==> design.v <==
`timescale 1ns / 1ps
module mmd5(
  input clk,
  input reset,
  input [63:0]guess,
  input [6:0]itr,
  input [4:0] r,
  input [31:0] k,
  output cracked,
  output [127:0] digest
);
wire [0:127] passwd_hash = 128'hE8CD0953ABDFDE433DFEC7FAA70DF7F6;
reg [0:127] md5_guess;
assign cracked = (md5_guess==passwd_hash);
assign digest = md5_guess;
reg [31:0]a; 
reg [31:0]b; 
reg [31:0]c; 
reg [31:0]d; 
reg [6:0] nextitr;
reg [31:0]f;
reg [31:0]g;
wire [31:0]w[1:0];
assign w[0]={
  guess[39:32],
  guess[47:40],
  guess[55:48],
  guess[63:56]
};
assign w[1]={
  guess[7:0],
  guess[15:8],
  guess[23:16],
  guess[31:24]
};
function [31:0]leftrotate;
  input [31:0]x;
  input [4:0] c;
  begin
    leftrotate=((x) << (c)) | ((x) >> (32 - (c)));
  end
endfunction
integer j;
always @(posedge clk ) begin
  if(~reset)begin
  md5_guess<=0;
  nextitr <= 1;
  a<=32'h67452301;
  b<=32'hefcdab89;
  c<=32'h98badcfe;
  d<=32'h10325476;
  end
  else if(itr==nextitr)begin
    if(itr<=67)nextitr<=itr+1;
    else nextitr<=0;
    if(itr==0)begin
      a<=32'h67452301;
      b<=32'hefcdab89;
      c<=32'h98badcfe;
      d<=32'h10325476;
    end
    else if(itr>0 && itr<65)begin
      if(itr<=16)begin
        f = (b & c) | ((~b) & d);
        g = itr-1;
      end
      else if(itr<=32)begin
        f = (d & b) | ((~d) & c);
        g = (5*(itr-1)+1 ) & 32'd15;
      end
      else if(itr<=48)begin
        f = b ^ c ^ d;
        g = (3*(itr-1) +5) & 32'd15;
      end
      else if(itr<=64)begin
        f = c ^ (b | (~d));
        g = (7*(itr-1)) & 32'd15;
      end
      d <= c;
      c <= b;
      b <= b + leftrotate((a + f + k + ((g<=1)? w[g]:((g==2)? 128 : ((g==14)? 32'd64:0)))), r); 
      a <= d;
    end 
    if( itr == 65 )begin
      a<= 32'h67452301 + a;
      b<= 32'hefcdab89 + b;
      c<= 32'h98badcfe + c;
      d<= 32'h10325476 + d;
    end 
    if( itr == 66 )begin
      for( j = 0 ; j < 4 ; j = j+1 )begin
        md5_guess[8*(j+0)+:8]<=a[8*j+:8];
        md5_guess[8*(j+4)+:8]<=b[8*j+:8];
        md5_guess[8*(j+8)+:8]<=c[8*j+:8];
        md5_guess[8*(j+12)+:8]<=d[8*j+:8];
      end
    end 
  end
end
endmodule
module md5_crack(
  input          clk,
  input          reset_n,
  input          in_valid,
  output         in_ready,
  input  [63:0]  guess,
  output         out_valid,
  output [127:0] digest,
  output         cracked
);
reg  [6:0]  itr;
reg         busy;
reg  [63:0] guess_q;
wire [5:0]  ridx = (itr>0 && itr<65)? itr-1:63;
function [31:0] kconst;
  input [5:0] i;
  begin
    case (i)
      6'd0: kconst = 32'hd76aa478;
      6'd1: kconst = 32'he8c7b756;
      6'd2: kconst = 32'h242070db;
      6'd3: kconst = 32'hc1bdceee;
      6'd4: kconst = 32'hf57c0faf;
      6'd5: kconst = 32'h4787c62a;
      6'd6: kconst = 32'ha8304613;
      6'd7: kconst = 32'hfd469501;
      6'd8: kconst = 32'h698098d8;
      6'd9: kconst = 32'h8b44f7af;
      6'd10: kconst = 32'hffff5bb1;
      6'd11: kconst = 32'h895cd7be;
      6'd12: kconst = 32'h6b901122;
      6'd13: kconst = 32'hfd987193;
      6'd14: kconst = 32'ha679438e;
      6'd15: kconst = 32'h49b40821;
      6'd16: kconst = 32'hf61e2562;
      6'd17: kconst = 32'hc040b340;
      6'd18: kconst = 32'h265e5a51;
      6'd19: kconst = 32'he9b6c7aa;
      6'd20: kconst = 32'hd62f105d;
      6'd21: kconst = 32'h02441453;
      6'd22: kconst = 32'hd8a1e681;
      6'd23: kconst = 32'he7d3fbc8;
      6'd24: kconst = 32'h21e1cde6;
      6'd25: kconst = 32'hc33707d6;
      6'd26: kconst = 32'hf4d50d87;
      6'd27: kconst = 32'h455a14ed;
      6'd28: kconst = 32'ha9e3e905;
      6'd29: kconst = 32'hfcefa3f8;
      6'd30: kconst = 32'h676f02d9;
      6'd31: kconst = 32'h8d2a4c8a;
      6'd32: kconst = 32'hfffa3942;
      6'd33: kconst = 32'h8771f681;
      6'd34: kconst = 32'h6d9d6122;
      6'd35: kconst = 32'hfde5380c;
      6'd36: kconst = 32'ha4beea44;
      6'd37: kconst = 32'h4bdecfa9;
      6'd38: kconst = 32'hf6bb4b60;
      6'd39: kconst = 32'hbebfbc70;
      6'd40: kconst = 32'h289b7ec6;
      6'd41: kconst = 32'heaa127fa;
      6'd42: kconst = 32'hd4ef3085;
      6'd43: kconst = 32'h04881d05;
      6'd44: kconst = 32'hd9d4d039;
      6'd45: kconst = 32'he6db99e5;
      6'd46: kconst = 32'h1fa27cf8;
      6'd47: kconst = 32'hc4ac5665;
      6'd48: kconst = 32'hf4292244;
      6'd49: kconst = 32'h432aff97;
      6'd50: kconst = 32'hab9423a7;
      6'd51: kconst = 32'hfc93a039;
      6'd52: kconst = 32'h655b59c3;
      6'd53: kconst = 32'h8f0ccc92;
      6'd54: kconst = 32'hffeff47d;
      6'd55: kconst = 32'h85845dd1;
      6'd56: kconst = 32'h6fa87e4f;
      6'd57: kconst = 32'hfe2ce6e0;
      6'd58: kconst = 32'ha3014314;
      6'd59: kconst = 32'h4e0811a1;
      6'd60: kconst = 32'hf7537e82;
      6'd61: kconst = 32'hbd3af235;
      6'd62: kconst = 32'h2ad7d2bb;
      6'd63: kconst = 32'heb86d391;
      default: kconst = 32'h0;
    endcase
  end
endfunction
function [4:0] rconst;
  input [5:0] i;
  begin
    case (i)
      6'd0: rconst = 5'd7;
      6'd1: rconst = 5'd12;
      6'd2: rconst = 5'd17;
      6'd3: rconst = 5'd22;
      6'd4: rconst = 5'd7;
      6'd5: rconst = 5'd12;
      6'd6: rconst = 5'd17;
      6'd7: rconst = 5'd22;
      6'd8: rconst = 5'd7;
      6'd9: rconst = 5'd12;
      6'd10: rconst = 5'd17;
      6'd11: rconst = 5'd22;
      6'd12: rconst = 5'd7;
      6'd13: rconst = 5'd12;
      6'd14: rconst = 5'd17;
      6'd15: rconst = 5'd22;
      6'd16: rconst = 5'd5;
      6'd17: rconst = 5'd9;
      6'd18: rconst = 5'd14;
      6'd19: rconst = 5'd20;
      6'd20: rconst = 5'd5;
      6'd21: rconst = 5'd9;
      6'd22: rconst = 5'd14;
      6'd23: rconst = 5'd20;
      6'd24: rconst = 5'd5;
      6'd25: rconst = 5'd9;
      6'd26: rconst = 5'd14;
      6'd27: rconst = 5'd20;
      6'd28: rconst = 5'd5;
      6'd29: rconst = 5'd9;
      6'd30: rconst = 5'd14;
      6'd31: rconst = 5'd20;
      6'd32: rconst = 5'd4;
      6'd33: rconst = 5'd11;
      6'd34: rconst = 5'd16;
      6'd35: rconst = 5'd23;
      6'd36: rconst = 5'd4;
      6'd37: rconst = 5'd11;
      6'd38: rconst = 5'd16;
      6'd39: rconst = 5'd23;
      6'd40: rconst = 5'd4;
      6'd41: rconst = 5'd11;
      6'd42: rconst = 5'd16;
      6'd43: rconst = 5'd23;
      6'd44: rconst = 5'd4;
      6'd45: rconst = 5'd11;
      6'd46: rconst = 5'd16;
      6'd47: rconst = 5'd23;
      6'd48: rconst = 5'd6;
      6'd49: rconst = 5'd10;
      6'd50: rconst = 5'd15;
      6'd51: rconst = 5'd21;
      6'd52: rconst = 5'd6;
      6'd53: rconst = 5'd10;
      6'd54: rconst = 5'd15;
      6'd55: rconst = 5'd21;
      6'd56: rconst = 5'd6;
      6'd57: rconst = 5'd10;
      6'd58: rconst = 5'd15;
      6'd59: rconst = 5'd21;
      6'd60: rconst = 5'd6;
      6'd61: rconst = 5'd10;
      6'd62: rconst = 5'd15;
      6'd63: rconst = 5'd21;
      default: rconst = 5'd0;
    endcase
  end
endfunction
wire [4:0]  rchoose = rconst(ridx);
wire [31:0] kchoose = kconst(ridx);
assign in_ready  = ~busy | (itr==68);
assign out_valid = busy & (itr==67);
always @(posedge clk) begin
  if (~reset_n) begin
    busy <= 0;
    itr  <= 68;
  end
  else if (in_valid && in_ready) begin
    busy    <= 1;
    itr     <= 0;
    guess_q <= guess;
  end
  else if (busy) begin
    if (itr==68) busy <= 0;
    else itr <= itr+1;
  end
end
mmd5 cracker(
  .clk(clk),
  .reset(reset_n),
  .guess(guess_q),
  .itr(itr),
  .r(rchoose),
  .k(kchoose),
  .cracked(cracked),
  .digest(digest)
);
endmodule
==> run.sh <==
#!/bin/bash
# the make line also repeats each setting of config.mk as NAME=value (left out here)
make -C /OpenROAD-flow-scripts/flow DESIGN_CONFIG=/design/flow/config.mk WORK_HOME=/design/flow/orfs CLKGATE_MAP_FILE= finish
==> config.mk <==
export PLATFORM = sky130hd
export DESIGN_NAME = md5_crack
export DESIGN_NICKNAME = md5_crack
export VERILOG_FILES = /design/flow/design.v
export SDC_FILE = /design/flow/constraint.sdc
export NUM_CORES = 4
export LEC_CHECK = 0
export CAP_MARGIN = 20
export CORE_MARGIN = 2
export CORE_UTILIZATION = 72
export CTS_CLUSTER_SIZE = 13
export HOLD_SLACK_MARGIN = 0.29
export PLACE_DENSITY_LB_ADDON = 0.24
export SETUP_SLACK_MARGIN = -0.46
export SLEW_MARGIN = 20
==> constraint.sdc <==
create_clock -name core_clock -period 8.39 [get_ports {clk}]
set_input_delay 1.6780 -clock core_clock [delete_from_list [all_inputs] [get_ports {clk}]]
set_output_delay 1.6780 -clock core_clock [all_outputs]
set_load 0.01 [all_outputs]
==> flow_summary.rst, run 1 <==
Flow metrics
------------

.. list-table::
   :header-rows: 1

   * - Metric
     - Value
   * - Run status
     - stopped before the end
   * - Halt point of the flow
     - 5_1_grt
   * - First error
     - [ERROR GRT-0116] Global routing finished with congestion. Check the congestion regions in the DRC Viewer.
   * - Synth Area in Simple Gates
     - 18.2%
   * - Count of cell types in the netlist
     - 89
   * - Area enclosed by the die boundary
     - 0.0473 mm^2
   * - Top_reg_cell synth
     - sky130_fd_sc_hd__dfxtp_1
   * - Placement Cell Area
     - 0.0401 mm^2
   * - Most numerous cell types in the synthesized netlist
     - sky130_fd_sc_hd__nand2_1, sky130_fd_sc_hd__a21oi_1, sky130_fd_sc_hd__nor2_1, sky130_fd_sc_hd__o21ai_0, sky130_fd_sc_hd__clkbuf_1
   * - Synth area leader
     - sky130_fd_sc_hd__dfxtp_1
   * - Synthesis area per yosys
     - 0.0328 mm^2
   * - Cell with the most instances after synthesis
     - sky130_fd_sc_hd__nand2_1
   * - Clock Tree Root
     - sky130_fd_sc_hd__clkbuf_16
   * - Overall die height
     - 218 um
   * - Gpl congestion
     - 1.23
   * - TritonCTS Sinks
     - 399
   * - Hold buffer count at cts
     - 0
   * - Tot GR Track Use
     - 100%
   * - Post-synth mux share
     - 4.55%
   * - Count of state elements after synthesis
     - 399
   * - Cells after Synth
     - 4341
   * - Clock buffer count from CTS
     - 41
   * - Pre-placement core utilization
     - 72.6%
   * - Synth Area in Compound Gates
     - 29.1%
   * - Post-synth top area share
     - 16.5%
   * - Core area
     - 0.0452 mm^2
   * - Yosys warning tally
     - 2
   * - Top Ports
     - 198
   * - Number of placement rows
     - 78
   * - Port Buf Inserts
     - 197
   * - Ys async rst share
     - 0%
   * - Number of levels the H-tree was split into
     - 2
   * - Adder and majority cell fraction of the synthesized area
     - 8.51%
   * - Cell total in the yosys stat output
     - 4341
   * - Half-perimeter wire length of the detailed placement result
     - 112000 um
   * - Total global routing overflow
     - 2590
   * - Worst setup slack after placement
     - -1390 ps
   * - Buffers from clock root to sink, at most
     - 3
   * - Area of the mapped netlist
     - 0.0328 mm^2
   * - Placed insts
     - 5468
   * - Register share after synthesis
     - 28.2%
   * - Largest family of logic cells by area
     - AND-OR/OR-AND gates
   * - Synthesized Nets
     - 4591
   * - Top cells by area
     - sky130_fd_sc_hd__dfxtp_1, sky130_fd_sc_hd__edfxtp_1, sky130_fd_sc_hd__nand2_1
   * - Parity-gate share of the synthesized area counting xor and xnor cells
     - 4.41%
   * - Average footprint of a synthesized cell
     - 7.56 um^2
   * - Number of enable-type register cells in the synthesized netlist
     - 128
   * - Horizontal die dimension
     - 218 um
==> through the flow <==
stage | util (%) | power (W)
3_5_place_dp | 88.8 | 0.0148
2_1_floorplan | - | 0.00935
4_1_cts | 93.5 | 0.0182
3_3_place_gp | 88.8 | 0.0142
==> metal layers <==
layer	overflow	GRT usage, %
met1	235	94.8
met2	1445	113
met3	219	91.1
met4	663	108
met5	28	77.3
==> what timing repair did <==
action / in CTS
setup endpoints to repair: 29
gates resized: 111
buffers inserted: 45
pin swaps: 91
==> run 2: changes to the inputs <==
- CELL_PAD_IN_SITES_DETAIL_PLACEMENT: unset -> 1
- CORE_UTILIZATION: 72 -> 20
- CTS_CLUSTER_SIZE: 13 -> 11
- HOLD_SLACK_MARGIN: 0.29 -> unset
- PLACE_DENSITY_LB_ADDON: 0.24 -> 0.17
- SETUP_SLACK_MARGIN: -0.46 -> 1.89
- TNS_END_PERCENT: unset -> 10
- clock period: 8.39 -> 6.65 ns (I/O delays scaled with it)
==> run 2 against run 1 <==
Against the previous run:
- synthesized cell count stayed put
- die area rose to 3.5 times the previous value
- the layout now fails its checks (setup timing)
- synthesized area unchanged
==> flow_summary.rst, run 2 <==
Implementation results
======================

.. list-table::
   :header-rows: 1

   * - Metric
     - Value
   * - Register share after synthesis
     - 28.2% (unchanged)
   * - Largest driver fanout on the critical path
     - 6
   * - Post-route fraction of the period consumed by the critical path
     - 143%
   * - Combinational cell fraction of total power
     - 78.3%
   * - Top_reg_cell synth
     - sky130_fd_sc_hd__dfxtp_1 (unchanged)
   * - Reported sequential group power
     - 0.00259 W
   * - Power density over cell area
     - 526 mW/mm^2
   * - Placed insts
     - 7431 (was 5468)
   * - CTS tree
     - built
   * - Average footprint of a synthesized cell
     - 7.56 um^2 (unchanged)
   * - Top Ports
     - 198 (unchanged)
   * - Vias per cell
     - 4.99
   * - Average detailed-routed wire length per instance
     - 24.6 um
   * - Number of warnings the tools reported
     - 76
   * - Initial antenna violation count
     - 5
   * - Slew at the pin closest to its max-slew limit
     - 1180 ps
   * - Post-synth top area share
     - 16.5% (unchanged)
   * - Cells after Synth
     - 4341 (unchanged)
   * - Run status
     - finished with violations (was stopped before the end)
   * - Vias in the first global route
     - 38700
   * - Synth Area in Simple Gates
     - 18.2% (unchanged)
   * - Worst max-slew margin expressed relative to the limit
     - 20.4%
   * - Area enclosed by the die boundary
     - 0.167 mm^2 (was 0.0473 mm^2)
   * - Final wirelength
     - 186000 um
   * - Cell with the most instances after synthesis
     - sky130_fd_sc_hd__nand2_1 (unchanged)
   * - Dominant delay contributor by cell family on the critical path
     - AND-OR/OR-AND gates
   * - TritonCTS Sinks
     - 399 (unchanged)
   * - Synth area leader
     - sky130_fd_sc_hd__dfxtp_1 (unchanged)
   * - Most numerous cell types in the synthesized netlist
     - sky130_fd_sc_hd__nand2_1, sky130_fd_sc_hd__a21oi_1, sky130_fd_sc_hd__nor2_1, sky130_fd_sc_hd__o21ai_0, sky130_fd_sc_hd__clkbuf_1 (unchanged)
   * - End point of the critical path
     - cracker.b[17]
   * - R2R cell count
     - 47
   * - Number of instances on the worst hold path
     - 2
   * - Number of cells on the critical path
     - 47
   * - Worst R2R Setup Slack
     - -2840 ps
   * - Pre-placement core utilization
     - 20.1% (was 72.6%)
   * - Post-synth mux share
     - 4.55% (unchanged)
   * - Sequential fraction of design power
     - 10.2%
   * - Clock buffer count from CTS
     - 51 (was 41)
   * - R2R Path End
     - cracker.b[17]
   * - Post-layout worst setup margin
     - -2840 ps
   * - Top cells by area
     - sky130_fd_sc_hd__dfxtp_1, sky130_fd_sc_hd__edfxtp_1, sky130_fd_sc_hd__nand2_1 (unchanged)
   * - Cell total in the yosys stat output
     - 4341 (unchanged)
   * - Total Negative Setup Slacks
     - -75210 ps
   * - Port Buf Inserts
     - 197 (unchanged)
   * - First-pass GRT wire length
     - 272000 um
   * - Minimum clock period
     - 9490 ps
   * - Initial DRC count
     - 2577
   * - Clock Tree Root
     - sky130_fd_sc_hd__clkbuf_16 (unchanged)
   * - Tot GR Track Use
     - 21.5%
   * - Vias
     - 37800
   * - Crit path top cell by count
     - sky130_fd_sc_hd__inv_2
   * - Yosys warning tally
     - 2 (unchanged)
   * - Beginning of the worst register-to-register path
     - itr[0]
   * - Total global routing overflow
     - 0
   * - Number of levels the H-tree was split into
     - 2 (unchanged)
   * - Detailed-router iteration count before antenna repair
     - 8
   * - Pin count of the biggest net entering global routing
     - 139
   * - Proportion of power drawn by the clock network
     - 11.4%
   * - Count of buffer and inverter cells on the critical path
     - 7
   * - CP required
     - 7170 ps
   * - Beginning of the worst hold path
     - cracker.md5_guess[85]
   * - Unrepaired setup endpoints after global routing
     - true
   * - Placement Cell Area
     - 0.0451 mm^2 (was 0.0401 mm^2)
   * - Clock Skews
     - 72.5 ps
   * - Hold worst-path end
     - cracker.md5_guess[85]
   * - Ys async rst share
     - 0% (unchanged)
   * - Largest family of logic cells by area
     - AND-OR/OR-AND gates (unchanged)
   * - Synthesis area per yosys
     - 0.0328 mm^2 (unchanged)
   * - Register clock-pin slew on the reported worst setup and hold paths
     - 80 ps
   * - Buffers from clock root to sink, at most
     - 3 (unchanged)
   * - Half-perimeter wire length of the detailed placement result
     - 146000 um (was 112000 um)
   * - # Max-Cap Violations
     - 0
   * - Horizontal die dimension
     - 409 um (was 218 um)
   * - Master of the slowest instance on the critical path
     - sky130_fd_sc_hd__fa_1
   * - Final hold vios
     - 0
   * - Number of enable-type register cells in the synthesized netlist
     - 128 (unchanged)
   * - Worst setup path startpoint
     - itr[0]
   * - Synthesized Nets
     - 4591 (unchanged)
   * - Power in combinational cells
     - 0.0198 W
   * - Number of standard cells in the layout, taps in and fillers out
     - 7568
   * - Worst IR drop on VDD
     - 325 uV
   * - Number of placement rows
     - 148 (was 78)
   * - Cell-internal power
     - 0.0139 W
   * - Gpl congestion
     - 0.938 (was 1.23)
   * - Number of DRC violations after detailed routing
     - 0
   * - Parity-gate share of the synthesized area counting xor and xnor cells
     - 4.41% (unchanged)
   * - Total Nets Final
     - 5601
   * - Count of cell types in the netlist
     - 89 (unchanged)
   * - Area of the mapped netlist
     - 0.0328 mm^2 (unchanged)
   * - Final number of setup-violating endpoints
     - 32
   * - Net load switching power
     - 0.0114 W
   * - Core area
     - 0.163 mm^2 (was 0.0452 mm^2)
   * - Power consumed by the clock network
     - 0.00289 W
   * - Kind of critical path
     - register to register
   * - Adder and majority cell fraction of the synthesized area
     - 8.51% (unchanged)
   * - Worst min path class
     - register to register
   * - Switching power as a share of total power
     - 45.0%
   * - Type of element launching the critical path
     - register
   * - Filler cells
     - 19500
   * - Insertion delay to the later sink of the worst-skew pair
     - 660 ps
   * - Overall die height
     - 409 um (was 218 um)
   * - Count of state elements after synthesis
     - 399 (unchanged)
   * - Maximum clock rate
     - 0.105 GHz
   * - Synth Area in Compound Gates
     - 29.1% (unchanged)
   * - Post-route cell area
     - 0.0481 mm^2
   * - Leakage power figure
     - 19.2 nW
   * - Max-slew violation total from the final report
     - 0
   * - Post-route antenna net violation count
     - 0
   * - Area delta synth->final
     - 46.5%
   * - Worst stage delay on the critical path
     - 520 ps
   * - Arrival time at the worst endpoint
     - 10010 ps
   * - Biggest consumer
     - combinational cells
   * - Element type at the critical path end
     - register
   * - Hold buffer count at cts
     - 0 (unchanged)
   * - Tightest hold margin
     - 467 ps
   * - Layout Check Failures
     - setup timing
[run 2: repair_timing]
action                     4_1_cts  5_1_grt
pin swaps                       61       63
resized                        104       93
setup endpoints to repair       33       33
cloned                           0        0
setup buffers                   25       17
[run 2: area by class of cell]
cell class / instances / area [um^2] / area share (%)
well taps: 2175 / 2720 / 5.66
flip-flops and latches: 399 / 9280 / 19.3
inverters: 233 / 882 / 1.83
clock buffers: 73 / 1510 / 3.14
diodes: 3 / 7.51 / 0.0156
repair buffers: 1335 / 10900 / 22.7
clock inverters: 19 / 188 / 0.390
multi-input cells: 3331 / 22600 / 46.9
[run 2: routing by layer]
metal	track usage (%)	vias up	wire length (um)
met4	6.20	4	5910
met3	2.09	175	6780
met2	36.1	784	87300
met1	29.1	19100	86200
met5	0	-	24
li1	-	17700	-
[run 2: per-stage QoR]
| stage | util, % | setup slack [ps] | power, W |
|---|---|---|---|
| after floorplan | - | -2560 | 0.0118 |
| after global placement | 27.7 | -3040 | 0.0206 |
| after detailed placement | 27.7 | -3240 | 0.0207 |
| after CTS | 29.1 | -2790 | 0.0245 |
| after global routing | 29.5 | -3190 | 0.0270 |
| final | 29.5 | -2840 | 0.0253 |
==> run 3: changes to the inputs <==
- CELL_PAD_IN_SITES_DETAIL_PLACEMENT: 1 -> unset
- CORE_UTILIZATION: 20 -> 53
- CTS_CLUSTER_SIZE: 11 -> unset
- PLACE_DENSITY_LB_ADDON: 0.17 -> unset
- SETUP_SLACK_MARGIN: 1.89 -> unset
- TNS_END_PERCENT: 10 -> 5
- clock period: 6.65 -> 8.13 ns (I/O delays scaled with it)
==> run 3 against run 2 <==
Against the previous run:
- hold slack got worse by 1.5 ps
- largest power group unchanged
- sequential power decreased by 18%
- largest cell class unchanged
- critical endpoint is now cracker.b[28]
- highest routed layer unchanged
- clock skew decreased by 32 ps
- the layout still fails its checks (setup timing)
- synthesized area unchanged
==> flow_summary.rst, run 3 <==
Implementation results
======================

.. list-table::
   :header-rows: 1

   * - Metric
     - Value
   * - Tot GR Track Use
     - 46.2% (was 21.5%)
   * - Run status
     - finished with violations (unchanged)
   * - Element type at the critical path end
     - register (unchanged)
   * - Master of the slowest instance on the critical path
     - sky130_fd_sc_hd__mux4_2 (was sky130_fd_sc_hd__fa_1)
   * - Average footprint of a synthesized cell
     - 7.56 um^2 (unchanged)
   * - Slew at the pin closest to its max-slew limit
     - 1090 ps (was 1180 ps)
   * - Switching power as a share of total power
     - 45.0% (about the same)
   * - Number of placement rows
     - 91 (was 148)
   * - Detailed-routed wire length on met3
     - 23800 um (was 6780 um)
   * - Sequential fraction of design power
     - 11.1% (was 10.2%)
   * - Port Buf Inserts
     - 197 (unchanged)
   * - Buffers from clock root to sink, at most
     - 3 (unchanged)
   * - Clock Skews
     - 40.9 ps (was 72.5 ps)
   * - Horizontal die dimension
     - 253 um (was 409 um)
   * - Vias per cell
     - 6.58 (was 4.99)
   * - Gpl congestion
     - 1.06 (was 0.938)
   * - Synthesized Nets
     - 4591 (unchanged)
   * - Half-perimeter wire length of the detailed placement result
     - 114000 um (was 146000 um)
   * - Synth area leader
     - sky130_fd_sc_hd__dfxtp_1 (unchanged)
   * - Vias
     - 39000 (was 37800)
   * - Hold worst-path end
     - cracker.md5_guess[87] (was cracker.md5_guess[85])
   * - Final number of setup-violating endpoints
     - 30 (was 32)
   * - Worst setup slack after placement
     - -1330 ps (was -3240 ps)
   * - Minimum clock period
     - 9440 ps (was 9490 ps)
   * - Number of cells on the critical path
     - 45 (was 47)
   * - Worst R2R Setup Slack
     - -1310 ps (was -2840 ps)
   * - Biggest consumer
     - combinational cells (unchanged)
   * - Average detailed-routed wire length per instance
     - 25.8 um (was 24.6 um)
   * - Area delta synth->final
     - 33.8% (was 46.5%)
   * - Routed wl met2
     - 61400 um (was 87300 um)
   * - TritonCTS Sinks
     - 399 (unchanged)
   * - Post-synth top area share
     - 16.5% (unchanged)
   * - Register clock-pin slew on the reported worst setup and hold paths
     - 70 ps (was 80 ps)
   * - Top_reg_cell synth
     - sky130_fd_sc_hd__dfxtp_1 (unchanged)
   * - Crit path top cell by count
     - sky130_fd_sc_hd__buf_4 (was sky130_fd_sc_hd__inv_2)
   * - Worst stage delay on the critical path
     - 490 ps (was 520 ps)
   * - Cell with the most instances after synthesis
     - sky130_fd_sc_hd__nand2_1 (unchanged)
   * - Initial antenna violation count
     - 3 (was 5)
   * - CP required
     - 8660 ps (was 7170 ps)
   * - Beginning of the worst register-to-register path
     - itr[3] (was itr[0])
   * - Net load switching power
     - 0.00866 W (was 0.0114 W)
   * - Detailed-router iteration count before antenna repair
     - 7 (was 8)
   * - Reported sequential group power
     - 0.00213 W (was 0.00259 W)
   * - Max-slew violation total from the final report
     - 0 (unchanged)
   * - Pin count of the biggest net entering global routing
     - 105 (was 139)
   * - Initial DRC count
     - 6187 (was 2577)
   * - Post-route cell area
     - 0.0439 mm^2 (was 0.0481 mm^2)
   * - Total global routing overflow
     - 0 (unchanged)
   * - Beginning of the worst hold path
     - cracker.md5_guess[87] (was cracker.md5_guess[85])
   * - Synth Area in Simple Gates
     - 18.2% (unchanged)
   * - Power in combinational cells
     - 0.0149 W (was 0.0198 W)
   * - # Max-Cap Violations
     - 0 (unchanged)
   * - Register share after synthesis
     - 28.2% (unchanged)
   * - Yosys warning tally
     - 2 (unchanged)
   * - First-pass GRT wire length
     - 225000 um (was 272000 um)
   * - Worst max-slew margin expressed relative to the limit
     - 27.5% (was 20.4%)
   * - Cells after Synth
     - 4341 (unchanged)
   * - Final hold vios
     - 0 (unchanged)
   * - Top Ports
     - 198 (unchanged)
   * - Maximum clock rate
     - 0.106 GHz (was 0.105 GHz)
   * - Parity-gate share of the synthesized area counting xor and xnor cells
     - 4.41% (unchanged)
   * - Post-route antenna net violation count
     - 0 (unchanged)
   * - Final wirelength
     - 153000 um (was 186000 um)
   * - End point of the critical path
     - cracker.b[28] (was cracker.b[17])
   * - Unrepaired setup endpoints after global routing
     - true (unchanged)
   * - Clock Tree Root
     - sky130_fd_sc_hd__clkbuf_16 (unchanged)
   * - Insertion delay to the later sink of the worst-skew pair
     - 630 ps (was 660 ps)
   * - Area of the mapped netlist
     - 0.0328 mm^2 (unchanged)
   * - Area enclosed by the die boundary
     - 0.0639 mm^2 (was 0.167 mm^2)
   * - Layout Check Failures
     - setup timing (unchanged)
   * - R2R Path End
     - cracker.b[28] (was cracker.b[17])
   * - Largest family of logic cells by area
     - AND-OR/OR-AND gates (unchanged)
   * - Worst IR drop on VDD
     - 384 uV (was 325 uV)
   * - Post-route fraction of the period consumed by the critical path
     - 116% (was 143%)
   * - Cell total in the yosys stat output
     - 4341 (unchanged)
   * - Number of DRC violations after detailed routing
     - 0 (unchanged)
   * - Type of element launching the critical path
     - register (unchanged)
   * - Worst min path class
     - register to register (unchanged)
   * - Tightest hold margin
     - 465 ps (was 467 ps)
   * - Combinational cell fraction of total power
     - 77.7% (was 78.3%)
   * - Count of buffer and inverter cells on the critical path
     - 9 (was 7)
   * - Top cells by area
     - sky130_fd_sc_hd__dfxtp_1, sky130_fd_sc_hd__edfxtp_1, sky130_fd_sc_hd__nand2_1 (unchanged)
   * - Total Negative Setup Slacks
     - -25520 ps (was -75210 ps)
   * - Overall die height
     - 253 um (was 409 um)
   * - Dominant delay contributor by cell family on the critical path
     - AND-OR/OR-AND gates (unchanged)
   * - Number of levels the H-tree was split into
     - 2 (unchanged)
   * - Total Nets Final
     - 5349 (was 5601)
   * - R2R cell count
     - 45 (was 47)
   * - Cell-internal power
     - 0.0106 W (was 0.0139 W)
   * - Design Power
     - 0.0192 W (was 0.0253 W)
   * - Placement Cell Area
     - 0.0417 mm^2 (was 0.0451 mm^2)
   * - Vias in the first global route
     - 35900 (was 38700)
   * - CTS tree
     - built (unchanged)
   * - Power consumed by the clock network
     - 0.00216 W (was 0.00289 W)
   * - Number of instances on the worst hold path
     - 2 (unchanged)
   * - Number of warnings the tools reported
     - 81 (was 76)
   * - Post-synth mux share
     - 4.55% (unchanged)
   * - Adder and majority cell fraction of the synthesized area
     - 8.51% (unchanged)
   * - Top layer reached by signal wires
     - met5 (unchanged)
   * - Clock buffer count from CTS
     - 45 (was 51)
   * - Synthesis area per yosys
     - 0.0328 mm^2 (unchanged)
   * - Proportion of power drawn by the clock network
     - 11.2% (was 11.4%)
   * - Count of state elements after synthesis
     - 399 (unchanged)
   * - Most numerous cell types in the synthesized netlist
     - sky130_fd_sc_hd__nand2_1, sky130_fd_sc_hd__a21oi_1, sky130_fd_sc_hd__nor2_1, sky130_fd_sc_hd__o21ai_0, sky130_fd_sc_hd__clkbuf_1 (unchanged)
   * - Metal1 wirelength
     - 59200 um (was 86200 um)
   * - Arrival time at the worst endpoint
     - 9980 ps (was 10010 ps)
   * - Count of cell types in the netlist
     - 89 (unchanged)
   * - Ys async rst share
     - 0% (unchanged)
   * - Number of enable-type register cells in the synthesized netlist
     - 128 (unchanged)
   * - Post-layout worst setup margin
     - -1310 ps (was -2840 ps)
   * - Power density over cell area
     - 438 mW/mm^2 (was 526 mW/mm^2)
   * - Synth Area in Compound Gates
     - 29.1% (unchanged)
   * - Worst setup path startpoint
     - itr[3] (was itr[0])
   * - Largest driver fanout on the critical path
     - 6 (unchanged)
   * - Core area
     - 0.0615 mm^2 (was 0.163 mm^2)
   * - Pre-placement core utilization
     - 53.4% (was 20.1%)
   * - Kind of critical path
     - register to register (unchanged)
   * - Leakage power figure
     - 17.8 nW (was 19.2 nW)
==> run 3: what timing repair did <==
item                                    in CTS  in global routing
buffers inserted                            27                  0
pin swaps                                   77                  5
hold buffers                                 0                  0
endpoints found under the setup margin      29                 31
gates resized                               91                 17
endpoints found under the hold margin        0                  0
==> run 3: final cells by class <==
cell class / instances / area [um^2]
Clock buffer: 63 / 1350
Multi-Input combinational cell: 3331 / 22100
Tap cell: 790 / 988
Antenna cell: 2 / 5.00
Sequential cell: 399 / 9270
Inverter: 233 / 880
Timing Repair Buffer: 1089 / 9080
Fill cell: 4896 / 17600
Clock inverter: 20 / 208
==> run 3: stage by stage <==
stage	utilization [%]	cells
after global placement	67.7	5815
after detailed placement	67.7	5815
after CTS	71.3	5925
after global routing	71.4	5925
after floorplan	-	4341
final	71.4	5927
==> run 3: per-layer routing <==
metal / up-vias / GRT usage, %
li1: 17200 / -
met1: 18300 / 62.2
met2: 2920 / 65.8
met3: 546 / 16.9
met4: 6 / 20.5
met5: - / 0
==> run 4: changes to the inputs <==
- CORE_UTILIZATION: 53 -> 48
- SETUP_SLACK_MARGIN: unset -> 1.42
- TNS_END_PERCENT: 5 -> unset
- clock period: 8.13 -> 5.45 ns (I/O delays scaled with it)
==> run 4 against run 3 <==
Against the previous run:
- still fails the layout checks on setup timing
- clock power increased by 53%
- register-to-register slack got worse by 2500 ps
- combinational power grew 66%
- critical path type unchanged
- sequential power up 48%
- non-clock buffer count up 200
==> flow_summary.rst, run 4 <==
Implementation results
======================

.. list-table::
   :header-rows: 1

   * - Metric
     - Value
   * - Run status
     - finished with violations (unchanged)
   * - Layout Check Failures
     - setup timing (unchanged)
   * - Worst IR drop on VDD
     - 939 uV (was 384 uV)
   * - Hold buffer count at cts
     - 0 (unchanged)
   * - Detailed-router iteration count before antenna repair
     - 7 (unchanged)
   * - Horizontal die dimension
     - 266 um (was 253 um)
   * - Final wirelength
     - 158000 um (was 153000 um)
   * - Count of state elements after synthesis
     - 399 (unchanged)
   * - Final hold vios
     - 0 (unchanged)
   * - Most numerous cell types in the synthesized netlist
     - sky130_fd_sc_hd__nand2_1, sky130_fd_sc_hd__a21oi_1, sky130_fd_sc_hd__nor2_1, sky130_fd_sc_hd__o21ai_0, sky130_fd_sc_hd__clkbuf_1 (unchanged)
   * - Port Buf Inserts
     - 197 (unchanged)
   * - Largest family of logic cells by area
     - AND-OR/OR-AND gates (unchanged)
   * - Top_reg_cell synth
     - sky130_fd_sc_hd__dfxtp_1 (unchanged)
   * - Leakage power figure
     - 19.0 nW (was 17.8 nW)
   * - Design Power
     - 0.0311 W (was 0.0192 W)
   * - Cell-internal power
     - 0.0169 W (was 0.0106 W)
   * - CP required
     - 5920 ps (was 8660 ps)
   * - Total global routing overflow
     - 0 (unchanged)
   * - Parity-gate share of the synthesized area counting xor and xnor cells
     - 4.41% (unchanged)
   * - Largest driver fanout on the critical path
     - 9 (was 6)
   * - Area delta synth->final
     - 41.5% (was 33.8%)
   * - Clock Tree Root
     - sky130_fd_sc_hd__clkbuf_16 (unchanged)
   * - Maximum clock rate
     - 0.108 GHz (was 0.106 GHz)
   * - Synthesized Nets
     - 4591 (unchanged)
   * - End point of the critical path
     - cracker.b[17] (was cracker.b[28])
   * - Cell with the most instances after synthesis
     - sky130_fd_sc_hd__nand2_1 (unchanged)
   * - Biggest consumer
     - combinational cells (unchanged)
   * - Initial DRC count
     - 5957 (was 6187)
   * - Yosys warning tally
     - 2 (unchanged)
   * - Initial antenna violation count
     - 4 (was 3)
   * - R2R cell count
     - 43 (was 45)
   * - Power consumed by the clock network
     - 0.00331 W (was 0.00216 W)
   * - Pin count of the biggest net entering global routing
     - 84 (was 105)
   * - Number of instances on the worst hold path
     - 2 (unchanged)
   * - Buffers from clock root to sink, at most
     - 3 (unchanged)
   * - Number of warnings the tools reported
     - 70 (was 81)
   * - Synth Area in Simple Gates
     - 18.2% (unchanged)
   * - Vias per cell
     - 6.37 (was 6.58)
   * - Count of cell types in the netlist
     - 89 (unchanged)
   * - R2R Path End
     - cracker.b[17] (was cracker.b[28])
   * - Worst setup path startpoint
     - itr[2] (was itr[3])
   * - Number of cells on the critical path
     - 43 (was 45)
   * - Core area
     - 0.0674 mm^2 (was 0.0615 mm^2)
   * - Post-route fraction of the period consumed by the critical path
     - 170% (was 116%)
   * - Final number of setup-violating endpoints
     - 32 (was 30)
   * - Tot GR Track Use
     - 43.3% (was 46.2%)
   * - Area of the mapped netlist
     - 0.0328 mm^2 (unchanged)
   * - Synth Area in Compound Gates
     - 29.1% (unchanged)
   * - First-pass GRT wire length
     - 233000 um (was 225000 um)
   * - Top cells by area
     - sky130_fd_sc_hd__dfxtp_1, sky130_fd_sc_hd__edfxtp_1, sky130_fd_sc_hd__nand2_1 (unchanged)
   * - Gpl congestion
     - 1.05 (was 1.06)
   * - Arrival time at the worst endpoint
     - 9760 ps (was 9980 ps)
   * - Synth area leader
     - sky130_fd_sc_hd__dfxtp_1 (unchanged)
   * - # Max-Cap Violations
     - 0 (unchanged)
   * - Unrepaired setup endpoints after global routing
     - true (unchanged)
   * - Vias
     - 39600 (was 39000)
   * - Number of enable-type register cells in the synthesized netlist
     - 128 (unchanged)
   * - Ys async rst share
     - 0% (unchanged)
   * - Top Ports
     - 198 (unchanged)
   * - Register share after synthesis
     - 28.2% (unchanged)
   * - Number of levels the H-tree was split into
     - 2 (unchanged)
   * - Power in combinational cells
     - 0.0247 W (was 0.0149 W)
   * - Post-synth top area share
     - 16.5% (unchanged)
   * - Worst setup slack after placement
     - -4090 ps (was -1330 ps)
   * - Worst min path class
     - register to register (unchanged)
   * - Power density over cell area
     - 671 mW/mm^2 (was 438 mW/mm^2)
   * - Proportion of power drawn by the clock network
     - 10.6% (was 11.2%)
   * - Type of element launching the critical path
     - register (unchanged)
   * - Number of DRC violations after detailed routing
     - 0 (unchanged)
   * - Beginning of the worst hold path
     - cracker.md5_guess[67] (was cracker.md5_guess[87])
   * - Worst max-slew margin expressed relative to the limit
     - 30.8% (was 27.5%)
   * - Minimum clock period
     - 9290 ps (was 9440 ps)
   * - Slew at the pin closest to its max-slew limit
     - 1040 ps (was 1090 ps)
   * - Beginning of the worst register-to-register path
     - itr[2] (was itr[3])
   * - Count of buffer and inverter cells on the critical path
     - 9 (unchanged)
   * - Worst stage delay on the critical path
     - 530 ps (was 490 ps)
   * - Tightest hold margin
     - 468 ps (was 465 ps)
   * - Half-perimeter wire length of the detailed placement result
     - 120000 um (was 114000 um)
   * - Total Nets Final
     - 5551 (was 5349)
   * - Clock Skews
     - 58.0 ps (was 40.9 ps)
   * - Max-slew violation total from the final report
     - 0 (unchanged)
   * - Post-layout worst setup margin
     - -3840 ps (was -1310 ps)
   * - Overall die height
     - 266 um (was 253 um)
   * - Element type at the critical path end
     - register (unchanged)
   * - Synthesis area per yosys
     - 0.0328 mm^2 (unchanged)
   * - Register clock-pin slew on the reported worst setup and hold paths
     - 70 ps (about the same)
   * - Average detailed-routed wire length per instance
     - 25.4 um (was 25.8 um)
   * - Sequential fraction of design power
     - 10.2% (was 11.1%)
   * - Post-synth mux share
     - 4.55% (unchanged)
   * - CTS tree
     - built (unchanged)
   * - Insertion delay to the later sink of the worst-skew pair
     - 620 ps (was 630 ps)
   * - Cell total in the yosys stat output
     - 4341 (unchanged)
   * - Cells after Synth
     - 4341 (unchanged)
   * - Hold worst-path end
     - cracker.md5_guess[67] (was cracker.md5_guess[87])
   * - Area enclosed by the die boundary
     - 0.0705 mm^2 (was 0.0639 mm^2)
   * - Reported sequential group power
     - 0.00316 W (was 0.00213 W)
   * - Worst R2R Setup Slack
     - -3840 ps (was -1310 ps)
   * - Average footprint of a synthesized cell
     - 7.56 um^2 (unchanged)
   * - Master of the slowest instance on the critical path
     - sky130_fd_sc_hd__or4_4 (was sky130_fd_sc_hd__mux4_2)
   * - Pre-placement core utilization
     - 48.7% (was 53.4%)
   * - Switching power as a share of total power
     - 45.8% (was 45.0%)
   * - End-of-flow core utilization
     - 68.9% (was 71.4%)
   * - Combinational cell fraction of total power
     - 79.2% (was 77.7%)
   * - Kind of critical path
     - register to register (unchanged)
   * - Vias in the first global route
     - 36500 (was 35900)
   * - TritonCTS Sinks
     - 399 (unchanged)
   * - Clock buffer count from CTS
     - 47 (was 45)
   * - Dominant delay contributor by cell family on the critical path
     - AND-OR/OR-AND gates (unchanged)
   * - Net load switching power
     - 0.0143 W (was 0.00866 W)
   * - Number of placement rows
     - 95 (was 91)
   * - Adder and majority cell fraction of the synthesized area
     - 8.51% (unchanged)
   * - Post-route antenna net violation count
     - 0 (unchanged)
[run 4: cell type report]
| type | instances | area (um^2) |
|---|---|---|
| antenna | 1 | 2.50 |
| clock buffer | 59 | 1270 |
| clock inverter | 29 | 330 |
| fill | 5601 | 21000 |
| inverter | 233 | 885 |
| multi-input combinational | 3331 | 23000 |
| sequential | 399 | 9270 |
| tap | 873 | 1090 |
| timing repair buffer | 1289 | 10600 |
[run 4: timing repair]
item	in CTS	in global routing
gates resized	125	145
pin swaps	92	88
cloned	0	1
buffers inserted	35	16
endpoints found under the setup margin	36	40
[run 4: layer usage]
| layer | global-route usage, % | vias up | wire [um] |
|---|---|---|---|
| met5 | 0 | - | 23 |
| met4 | 17.3 | 4 | 7250 |
| met3 | 12.9 | 405 | 23700 |
| met2 | 60.6 | 2743 | 63000 |
| met1 | 62.0 | 18800 | 64100 |
| li1 | - | 17600 | - |
[run 4: stage by stage]
step	TNS (ps)	area [um^2]	cells
after floorplan	-99320	33200	4341
after global placement	-111600	43100	6073
after detailed placement	-113010	43100	6073
after CTS	-102460	45600	6196
after global routing	-115690	46400	6213
final	-106950	46400	6214
==> run 5: changes to the inputs <==
- CORE_UTILIZATION: 48 -> 50
- SETUP_SLACK_MARGIN: 1.42 -> 1.6
==> run 5 against run 4 <==
Against the previous run:
- the layout still fails its checks (setup timing)
- register-to-register slack worse by 130 ps
- sequential power barely moved
- non-clock buffer count grew 69
- synthesized cell count unchanged
- synthesized area unchanged
- clock skew is 15 ps lower
==> flow_summary.rst, run 5 <==
Implementation results
======================

.. list-table::
   :header-rows: 1

   * - Metric
     - Value
   * - Top_reg_cell synth
     - sky130_fd_sc_hd__dfxtp_1 (unchanged)
   * - Top cells by area
     - sky130_fd_sc_hd__dfxtp_1, sky130_fd_sc_hd__edfxtp_1, sky130_fd_sc_hd__nand2_1 (unchanged)
   * - Clock Skews
     - 42.6 ps (was 58.0 ps)
   * - Vias per cell
     - 6.43 (was 6.37)
   * - Post-synth mux share
     - 4.55% (unchanged)
   * - Detailed-router iteration count before antenna repair
     - 8 (was 7)
   * - Leakage power figure
     - 19.3 nW (was 19.0 nW)
   * - Power density over cell area
     - 668 mW/mm^2 (was 671 mW/mm^2)
   * - Worst R2R Setup Slack
     - -3970 ps (was -3840 ps)
   * - Largest family of logic cells by area
     - AND-OR/OR-AND gates (unchanged)
   * - Synth area leader
     - sky130_fd_sc_hd__dfxtp_1 (unchanged)
   * - Area of the mapped netlist
     - 0.0328 mm^2 (unchanged)
   * - Dominant delay contributor by cell family on the critical path
     - AND-OR/OR-AND gates (unchanged)
   * - Synthesis area per yosys
     - 0.0328 mm^2 (unchanged)
   * - Hold buffer count at cts
     - 0 (unchanged)
   * - Combinational gate area
     - 0.0230 mm^2 (about the same)
   * - Clock buffer count from CTS
     - 45 (was 47)
   * - Pin count of the biggest net entering global routing
     - 122 (was 84)
   * - Area enclosed by the die boundary
     - 0.0677 mm^2 (was 0.0705 mm^2)
   * - Sequential fraction of design power
     - 10.1% (was 10.2%)
   * - Maximum clock rate
     - 0.106 GHz (was 0.108 GHz)
   * - Worst max-slew margin expressed relative to the limit
     - 25.0% (was 30.8%)
   * - CTS tree
     - built (unchanged)
   * - Synth Area in Compound Gates
     - 29.1% (unchanged)
   * - Biggest consumer
     - combinational cells (unchanged)
   * - Most numerous cell types in the synthesized netlist
     - sky130_fd_sc_hd__nand2_1, sky130_fd_sc_hd__a21oi_1, sky130_fd_sc_hd__nor2_1, sky130_fd_sc_hd__o21ai_0, sky130_fd_sc_hd__clkbuf_1 (unchanged)
   * - Port Buf Inserts
     - 197 (unchanged)
   * - Cell-internal power
     - 0.0170 W (was 0.0169 W)
   * - First-pass GRT wire length
     - 234000 um (was 233000 um)
   * - Beginning of the worst register-to-register path
     - itr[1] (was itr[2])
   * - Kind of critical path
     - register to register (unchanged)
   * - Average detailed-routed wire length per instance
     - 25.7 um (was 25.4 um)
   * - Number of cells on the critical path
     - 51 (was 43)
   * - End-of-flow core utilization
     - 72.5% (was 68.9%)
   * - Unrepaired setup endpoints after global routing
     - true (unchanged)
   * - CP required
     - 5930 ps (was 5920 ps)
   * - Total global routing overflow
     - 0 (unchanged)
   * - Reported sequential group power
     - 0.00316 W (about the same)
   * - Yosys warning tally
     - 2 (unchanged)
   * - Number of DRC violations after detailed routing
     - 0 (unchanged)
   * - Core area
     - 0.0647 mm^2 (was 0.0674 mm^2)
   * - Worst stage delay on the critical path
     - 490 ps (was 530 ps)
   * - Vias in the first global route
     - 37100 (was 36500)
   * - Number of enable-type register cells in the synthesized netlist
     - 128 (unchanged)
   * - End point of the critical path
     - cracker.b[17] (unchanged)
   * - Proportion of power drawn by the clock network
     - 10.3% (was 10.6%)
   * - Minimum clock period
     - 9420 ps (was 9290 ps)
   * - Flip-flop and latch area
     - 0.00928 mm^2 (was 0.00927 mm^2)
   * - Net load switching power
     - 0.0143 W (about the same)
   * - Half-perimeter wire length of the detailed placement result
     - 120000 um (about the same)
   * - Area delta synth->final
     - 42.9% (was 41.5%)
   * - Final number of setup-violating endpoints
     - 32 (unchanged)
   * - Top Ports
     - 198 (unchanged)
   * - Number of instances on the worst hold path
     - 2 (unchanged)
   * - Gpl congestion
     - 1.02 (was 1.05)
   * - Pre-placement core utilization
     - 50.7% (was 48.7%)
   * - Worst IR drop on VDD
     - 565 uV (was 939 uV)
   * - Vias
     - 40300 (was 39600)
   * - Synth Area in Simple Gates
     - 18.2% (unchanged)
   * - Slew at the pin closest to its max-slew limit
     - 1120 ps (was 1040 ps)
   * - Cell total in the yosys stat output
     - 4341 (unchanged)
   * - Filler cells
     - 5099 (was 5601)
   * - Count of state elements after synthesis
     - 399 (unchanged)
   * - Horizontal die dimension
     - 260 um (was 266 um)
   * - Master of the slowest instance on the critical path
     - sky130_fd_sc_hd__fa_1 (was sky130_fd_sc_hd__or4_4)
   * - Ys async rst share
     - 0% (unchanged)
   * - Adder and majority cell fraction of the synthesized area
     - 8.51% (unchanged)
   * - R2R cell count
     - 51 (was 43)
   * - Post-route fraction of the period consumed by the critical path
     - 173% (was 170%)
   * - Number of standard cells in the layout, taps in and fillers out
     - 6264 (was 6214)
   * - # Max-Cap Violations
     - 0 (unchanged)
   * - Largest driver fanout on the critical path
     - 6 (was 9)
   * - Final hold vios
     - 0 (unchanged)
   * - Cells after Synth
     - 4341 (unchanged)
   * - Worst setup slack after placement
     - -4100 ps (was -4090 ps)
   * - Beginning of the worst hold path
     - cracker.md5_guess[91] (was cracker.md5_guess[67])
   * - Count of cell types in the netlist
     - 89 (unchanged)
   * - Hold worst-path end
     - cracker.md5_guess[91] (was cracker.md5_guess[67])
   * - Number of levels the H-tree was split into
     - 2 (unchanged)
   * - Register share after synthesis
     - 28.2% (unchanged)
   * - Number of warnings the tools reported
     - 77 (was 70)
   * - Worst setup path startpoint
     - itr[1] (was itr[2])
   * - Type of element launching the critical path
     - register (unchanged)
   * - Run status
     - finished with violations (unchanged)
   * - Post-layout worst setup margin
     - -3970 ps (was -3840 ps)
   * - Synthesized Nets
     - 4591 (unchanged)
   * - Parity-gate share of the synthesized area counting xor and xnor cells
     - 4.41% (unchanged)
   * - Power in combinational cells
     - 0.0249 W (was 0.0247 W)
   * - Insertion delay to the later sink of the worst-skew pair
     - 620 ps (about the same)
   * - Count of buffer and inverter cells on the critical path
     - 10 (was 9)
   * - Power consumed by the clock network
     - 0.00323 W (was 0.00331 W)
   * - Tot GR Track Use
     - 45.6% (was 43.3%)
   * - Initial DRC count
     - 5999 (was 5957)
   * - Placed insts
     - 6113 (was 6073)
   * - Average footprint of a synthesized cell
     - 7.56 um^2 (unchanged)
   * - Post-synth top area share
     - 16.5% (unchanged)
   * - Combinational cell fraction of total power
     - 79.6% (was 79.2%)
   * - Final wirelength
     - 161000 um (was 158000 um)
   * - Element type at the critical path end
     - register (unchanged)
   * - Switching power as a share of total power
     - 45.7% (was 45.8%)
   * - Clock Tree Root
     - sky130_fd_sc_hd__clkbuf_16 (unchanged)
   * - R2R Path End
     - cracker.b[17] (unchanged)
   * - Cell with the most instances after synthesis
     - sky130_fd_sc_hd__nand2_1 (unchanged)
   * - Worst min path class
     - register to register (unchanged)
   * - Number of placement rows
     - 93 (was 95)
   * - Layout Check Failures
     - setup timing (unchanged)
   * - Register clock-pin slew on the reported worst setup and hold paths
     - 70 ps (about the same)
   * - Buffers from clock root to sink, at most
     - 3 (unchanged)
   * - Max-slew violation total from the final report
     - 0 (unchanged)
   * - TritonCTS Sinks
     - 399 (unchanged)
   * - Initial antenna violation count
     - 3 (was 4)
   * - Total Nets Final
     - 5620 (was 5551)
   * - Arrival time at the worst endpoint
     - 9900 ps (was 9760 ps)
   * - Post-route antenna net violation count
     - 0 (unchanged)
   * - Overall die height
     - 260 um (was 266 um)
run 5: per-layer routing:
layer  wire length (um)  up-vias  share of wire, %  global-route usage [%]
met1              63000    19200                39                    62.8
li1                   -    17800                 -                       -
met2              65600     2814                41                    64.5
met5                  0        -                 0                       0
met3              23700      495                15                    14.2
met4               8850        0               5.5                    21.4
run 5: through the flow:
| step | hold slack, ps | cell area (um^2) | setup TNS [ps] | power (W) |
|---|---|---|---|---|
| after floorplan | 445 | 33200 | -99320 | 0.0144 |
| after global placement | 452 | 43500 | -108210 | 0.0236 |
| after detailed placement | 459 | 43500 | -112060 | 0.0237 |
| after CTS | 468 | 45900 | -104960 | 0.0283 |
| after global routing | 485 | 46900 | -122900 | 0.0327 |
| final | 470 | 46900 | -112990 | 0.0313 |
run 5: timing repair:
| action | in CTS | in global routing |
|---|---|---|
| pin swaps | 58 | 99 |
| endpoints found under the setup margin | 85 | 99 |
| resized | 142 | 151 |
| setup buffers | 25 | 37 |
| gates cloned | 2 | 1 |
run 5: cell type report:
type                    count  share of cell area (%)
repair buffers           1358                    23.7
clock buffers              55                    2.57
inverters                 233                    1.89
clock inverters            27                   0.712
well taps                 855                    2.28
flip-flops and latches    399                    19.8
diodes                      4                  0.0213
multi-input cells        3333                    49.0
==> run 6: changes to the inputs <==
- GPL_TIMING_DRIVEN: unset -> 0
- SETUP_SLACK_MARGIN: 1.6 -> -0.44
- SLEW_MARGIN: 20 -> 5
- clock period: 5.45 -> 10.0 ns (I/O delays scaled with it)
==> run 6 against run 5 <==
Against the previous run:
- the layout still fails its checks (setup timing)
- via count grew 0.24%
- total power down 55%
- non-clock buffer count shrank 685
- first-iteration DRC count is 21% higher
- largest cell class unchanged
- critical path depth fell by 9
- wire length rose by 14%
==> flow_summary.rst, run 6 <==
Implementation results
======================

.. list-table::
   :header-rows: 1

   * - Metric
     - Value
   * - Run status
     - finished with violations (unchanged)
   * - Layout Check Failures
     - setup timing (unchanged)
   * - Final hold vios
     - 0 (unchanged)
   * - Parity-gate share of the synthesized area counting xor and xnor cells
     - 4.41% (unchanged)
   * - Clock Tree Root
     - sky130_fd_sc_hd__clkbuf_16 (unchanged)
   * - Number of placement rows
     - 93 (unchanged)
   * - Power in combinational cells
     - 0.0107 W (was 0.0249 W)
   * - Sequential fraction of design power
     - 12.1% (was 10.1%)
   * - Reported sequential group power
     - 0.00173 W (was 0.00316 W)
   * - Number of DRC violations after detailed routing
     - 0 (unchanged)
   * - Detailed-router iteration count before antenna repair
     - 11 (was 8)
   * - Type of element launching the critical path
     - register (unchanged)
   * - Area enclosed by the die boundary
     - 0.0677 mm^2 (unchanged)
   * - Max-slew violation total from the final report
     - 0 (unchanged)
   * - CP required
     - 10490 ps (was 5930 ps)
   * - Arrival time at the worst endpoint
     - 10890 ps (was 9900 ps)
   * - Beginning of the worst hold path
     - cracker.nextitr[5] (was cracker.md5_guess[91])
   * - Half-perimeter wire length of the detailed placement result
     - 136000 um (was 120000 um)
   * - CTS tree
     - built (unchanged)
   * - Hold worst-path end
     - cracker.nextitr[5] (was cracker.md5_guess[91])
   * - Cell with the most instances after synthesis
     - sky130_fd_sc_hd__nand2_1 (unchanged)
   * - Element type at the critical path end
     - register (unchanged)
   * - Initial DRC count
     - 7263 (was 5999)
   * - Total global routing overflow
     - 0 (unchanged)
   * - Post-route cell area
     - 0.0402 mm^2 (was 0.0469 mm^2)
   * - Final number of setup-violating endpoints
     - 8 (was 32)
   * - Number of cells on the critical path
     - 42 (was 51)
   * - Initial antenna violation count
     - 14 (was 3)
   * - Count of cell types in the netlist
     - 89 (unchanged)
   * - Count of state elements after synthesis
     - 399 (unchanged)
   * - Biggest consumer
     - combinational cells (unchanged)
   * - TritonCTS Sinks
     - 399 (unchanged)
   * - Dominant delay contributor by cell family on the critical path
     - AND-OR/OR-AND gates (unchanged)
   * - Final wirelength
     - 183000 um (was 161000 um)
   * - Worst max-slew margin expressed relative to the limit
     - 5.30% (was 25.0%)
   * - Cells after Synth
     - 4341 (unchanged)
   * - Worst setup path startpoint
     - itr[5] (was itr[1])
   * - Register clock-pin slew on the reported worst setup and hold paths
     - 70 ps (about the same)
   * - Synth Area in Compound Gates
     - 29.1% (unchanged)
   * - Count of buffer and inverter cells on the critical path
     - 9 (was 10)
   * - Maximum clock rate
     - 0.0962 GHz (was 0.106 GHz)
   * - Adder and majority cell fraction of the synthesized area
     - 8.51% (unchanged)
   * - Worst min path class
     - register to register (unchanged)
   * - Top_reg_cell synth
     - sky130_fd_sc_hd__dfxtp_1 (unchanged)
   * - # Max-Cap Violations
     - 0 (unchanged)
   * - Synthesized Nets
     - 4591 (unchanged)
   * - Vias per cell
     - 7.23 (was 6.43)
   * - Yosys warning tally
     - 2 (unchanged)
   * - Number of warnings the tools reported
     - 68 (was 77)
   * - Post-route fraction of the period consumed by the critical path
     - 104% (was 173%)
   * - Post-synth mux share
     - 4.55% (unchanged)
   * - Gpl congestion
     - 1.16 (was 1.02)
   * - Kind of critical path
     - register to register (unchanged)
   * - Post-layout worst setup margin
     - -395 ps (was -3970 ps)
   * - Vias in the first global route
     - 36200 (was 37100)
   * - Top Ports
     - 198 (unchanged)
   * - Beginning of the worst register-to-register path
     - itr[5] (was itr[1])
   * - Post-route antenna net violation count
     - 0 (unchanged)
   * - Proportion of power drawn by the clock network
     - 12.7% (was 10.3%)
   * - Overall die height
     - 260 um (unchanged)
   * - Cell-internal power
     - 0.00678 W (was 0.0170 W)
   * - Tightest hold margin
     - 466 ps (was 470 ps)
   * - Worst stage delay on the critical path
     - 780 ps (was 490 ps)
   * - Pin count of the biggest net entering global routing
     - 40 (was 122)
   * - Minimum clock period
     - 10400 ps (was 9420 ps)
   * - Power consumed by the clock network
     - 0.00180 W (was 0.00323 W)
   * - Pre-placement core utilization
     - 50.7% (unchanged)
   * - Vias
     - 40400 (was 40300)
   * - Worst setup slack after placement
     - -4350 ps (was -4100 ps)
   * - End point of the critical path
     - cracker.b[31] (was cracker.b[17])
   * - Buffers from clock root to sink, at most
     - 3 (unchanged)
   * - Largest family of logic cells by area
     - AND-OR/OR-AND gates (unchanged)
   * - Master of the slowest instance on the critical path
     - sky130_fd_sc_hd__clkbuf_1 (was sky130_fd_sc_hd__fa_1)
   * - Post-synth top area share
     - 16.5% (unchanged)
   * - Horizontal die dimension
     - 260 um (unchanged)
   * - Switching power as a share of total power
     - 52.4% (was 45.7%)
   * - Clock Skews
     - 52.7 ps (was 42.6 ps)
   * - Placement Cell Area
     - 0.0361 mm^2 (was 0.0435 mm^2)
   * - Area of the mapped netlist
     - 0.0328 mm^2 (unchanged)
   * - Synthesis area per yosys
     - 0.0328 mm^2 (unchanged)
   * - Top cells by area
     - sky130_fd_sc_hd__dfxtp_1, sky130_fd_sc_hd__edfxtp_1, sky130_fd_sc_hd__nand2_1 (unchanged)
   * - Filler cells
     - 5780 (was 5099)
   * - Synth Area in Simple Gates
     - 18.2% (unchanged)
   * - Cell total in the yosys stat output
     - 4341 (unchanged)
   * - Average footprint of a synthesized cell
     - 7.56 um^2 (unchanged)
   * - Tot GR Track Use
     - 51.8% (was 45.6%)
   * - Number of levels the H-tree was split into
     - 2 (unchanged)
   * - Worst R2R Setup Slack
     - -400 ps (was -3970 ps)
   * - Number of enable-type register cells in the synthesized netlist
     - 128 (unchanged)
   * - Area delta synth->final
     - 22.4% (was 42.9%)
   * - Number of instances on the worst hold path
     - 2 (unchanged)
   * - Combinational cell fraction of total power
     - 75.2% (was 79.6%)
   * - First-pass GRT wire length
     - 253000 um (was 234000 um)
   * - Ys async rst share
     - 0% (unchanged)
   * - R2R Path End
     - cracker.b[31] (was cracker.b[17])
   * - Clock buffer count from CTS
     - 45 (unchanged)
   * - Synth area leader
     - sky130_fd_sc_hd__dfxtp_1 (unchanged)
   * - Leakage power figure
     - 14.8 nW (was 19.3 nW)
   * - Power density over cell area
     - 354 mW/mm^2 (was 668 mW/mm^2)
   * - Slew at the pin closest to its max-slew limit
     - 1420 ps (was 1120 ps)
   * - Largest driver fanout on the critical path
     - 10 (was 6)
   * - Register share after synthesis
     - 28.2% (unchanged)
   * - Total Nets Final
     - 4933 (was 5620)
   * - Average detailed-routed wire length per instance
     - 32.8 um (was 25.7 um)
   * - Insertion delay to the later sink of the worst-skew pair
     - 670 ps (was 620 ps)
   * - R2R cell count
     - 42 (was 51)
   * - Total Negative Setup Slacks
     - -1470 ps (was -112990 ps)
   * - Most numerous cell types in the synthesized netlist
     - sky130_fd_sc_hd__nand2_1, sky130_fd_sc_hd__a21oi_1, sky130_fd_sc_hd__nor2_1, sky130_fd_sc_hd__o21ai_0, sky130_fd_sc_hd__clkbuf_1 (unchanged)
   * - Design Power
     - 0.0142 W (was 0.0313 W)
   * - Worst IR drop on VDD
     - 254 uV (was 565 uV)
   * - Core area
     - 0.0647 mm^2 (unchanged)
   * - Port Buf Inserts
     - 197 (unchanged)
   * - Net load switching power
     - 0.00746 W (was 0.0143 W)
-- run 6: layout make-up --
cell class | count | area, um^2 | share of cell area [%]
tap | 855 | 1070 | 2.66
antenna | 11 | 27.5 | 0.0685
clock buffer | 60 | 1280 | 3.19
buffer | 341 | 1500 | 3.73
sequential | 399 | 9280 | 23.1
timing repair buffer | 332 | 3200 | 7.97
clock inverter | 24 | 273 | 0.679
multi-input combinational | 3331 | 22700 | 56.4
inverter | 233 | 897 | 2.23
-- run 6: per-stage QoR --
step / cells / utilization (%)
6_report: 5586 / 62.1
3_3_place_gp: 5393 / 55.5
5_1_grt: 5579 / 62.1
2_1_floorplan: 4341 / -
3_5_place_dp: 5411 / 55.8
4_1_cts: 5530 / 60.1
-- run 6: metal layers --
metal / vias to the layer above / global-route usage (%) / wire, um
li1: 16400 / - / -
met1: 19000 / 62.6 / 65100
met2: 3898 / 68.7 / 68200
met3: 1109 / 31.1 / 33200
met4: 25 / 32.6 / 16300
met5: - / 1.28 / 494
-- run 6: repair_timing --
item,in CTS,in global routing
pin swaps,40,80
setup buffers,40,66
gates cloned,0,1
resized,229,218
endpoints found under the setup margin,32,20
hold buffers,0,0
==> run 7: changes to the inputs <==
- ABC_AREA: unset -> 1
- CAP_MARGIN: 20 -> 30
- CELL_PAD_IN_SITES_DETAIL_PLACEMENT: unset -> 2
- CORE_ASPECT_RATIO: unset -> 1.76
- CORE_UTILIZATION: 50 -> 17
- CTS_CLUSTER_DIAMETER: unset -> 41
- CTS_CLUSTER_SIZE: unset -> 58
- GPL_ROUTABILITY_DRIVEN: unset -> 0
- HOLD_SLACK_MARGIN: unset -> 0.17
- MAX_ROUTING_LAYER: unset -> met4
- PLACE_DENSITY: unset -> 0.56
- SETUP_SLACK_MARGIN: -0.44 -> 2.51
- TNS_END_PERCENT: unset -> 70
- clock period: 10.0 -> 9.79 ns (I/O delays scaled with it)
==> run 7 against run 6 <==
Against the previous run:
- the run now fails in 5_1_grt
- die area rose to 2.8 times the previous value
- synthesized cell count grew 8.1%
- synthesized area decreased by 2.6%
==> flow_summary.rst, run 7 <==
Flow metrics
------------

.. list-table::
   :header-rows: 1

   * - Metric
     - Value
   * - Average footprint of a synthesized cell
     - 6.81 um^2 (was 7.56 um^2)
   * - TritonCTS Sinks
     - 399 (unchanged)
   * - Count of cell types in the netlist
     - 75 (was 89)
   * - Post-synth top area share
     - 17.0% (was 16.5%)
   * - Most numerous cell types in the synthesized netlist
     - sky130_fd_sc_hd__nand2_1, sky130_fd_sc_hd__inv_1, sky130_fd_sc_hd__a21oi_1, sky130_fd_sc_hd__o21ai_0, sky130_fd_sc_hd__nor2_1 (was sky130_fd_sc_hd__nand2_1, sky130_fd_sc_hd__a21oi_1, sky130_fd_sc_hd__nor2_1, sky130_fd_sc_hd__o21ai_0, sky130_fd_sc_hd__clkbuf_1)
   * - Count of state elements after synthesis
     - 399 (unchanged)
   * - Synthesis area per yosys
     - 0.0320 mm^2 (was 0.0328 mm^2)
   * - Adder and majority cell fraction of the synthesized area
     - 8.74% (was 8.51%)
   * - Cell with the most instances after synthesis
     - sky130_fd_sc_hd__nand2_1 (unchanged)
   * - Synth area leader
     - sky130_fd_sc_hd__dfxtp_1 (unchanged)
   * - First error
     - [ERROR GRT-0232] Routing congestion too high. Check the congestion heatmap in the GUI.
   * - Halt point of the flow
     - 5_1_grt
   * - Half-perimeter wire length of the detailed placement result
     - 179000 um (was 136000 um)
   * - Number of levels the H-tree was split into
     - 2 (unchanged)
   * - Area of the mapped netlist
     - 0.0320 mm^2 (was 0.0328 mm^2)
   * - Overall die height
     - 579 um (was 260 um)
   * - Pre-placement core utilization
     - 17.1% (was 50.7%)
   * - Synth Area in Simple Gates
     - 22.7% (was 18.2%)
   * - Area enclosed by the die boundary
     - 0.192 mm^2 (was 0.0677 mm^2)
   * - Core area
     - 0.187 mm^2 (was 0.0647 mm^2)
   * - Clock buffer count from CTS
     - 57 (was 45)
   * - Port Buf Inserts
     - 197 (unchanged)
   * - Top Ports
     - 198 (unchanged)
   * - Placement Cell Area
     - 0.0377 mm^2 (was 0.0361 mm^2)
   * - Cell total in the yosys stat output
     - 4691 (was 4341)
   * - Number of placement rows
     - 211 (was 93)
   * - Post-synth mux share
     - 0.384% (was 4.55%)
   * - Ys async rst share
     - 0% (unchanged)
   * - Clock Tree Root
     - sky130_fd_sc_hd__clkbuf_16 (unchanged)
   * - Number of enable-type register cells in the synthesized netlist
     - 128 (unchanged)
   * - Horizontal die dimension
     - 331 um (was 260 um)
   * - Largest family of logic cells by area
     - AND-OR/OR-AND gates (unchanged)
   * - Register share after synthesis
     - 29.0% (was 28.2%)
   * - Yosys warning tally
     - 2 (unchanged)
   * - Total global routing overflow
     - 110
   * - Parity-gate share of the synthesized area counting xor and xnor cells
     - 2.79% (was 4.41%)
   * - Top_reg_cell synth
     - sky130_fd_sc_hd__dfxtp_1 (unchanged)
   * - Synth Area in Compound Gates
     - 25.3% (was 29.1%)
   * - Synthesized Nets
     - 4941 (was 4591)
   * - Run status
     - stopped before the end (was finished with violations)
   * - Tot GR Track Use
     - 47.6%
   * - Cells after Synth
     - 4691 (was 4341)
   * - Top cells by area
     - sky130_fd_sc_hd__dfxtp_1, sky130_fd_sc_hd__edfxtp_1, sky130_fd_sc_hd__nand2_1 (unchanged)
   * - Buffers from clock root to sink, at most
     - 3 (unchanged)
[run 7: per-layer routing]
metal  track usage [%]  overflow
met5                 -         -
met4              42.6        46
met3              40.1        13
met2              59.2        36
met1              44.5        15
[run 7: through the flow]
step                std cells  util, %  worst slack (ps)  hold WS (ps)
global placement         7337     20.0             -1710           449
CTS                      7579     22.7             -20.0           474
detailed placement       7359     20.1             -2630           466
floorplan                4691        -              1390           454
[run 7: repair_timing]
item                                    in CTS
pin swaps                                  142
gates cloned                                 2
buffers inserted                           111
resized                                    494
endpoints found under the setup margin      32
hold buffers                                 0
Power is estimated from default activity; no workload was simulated.
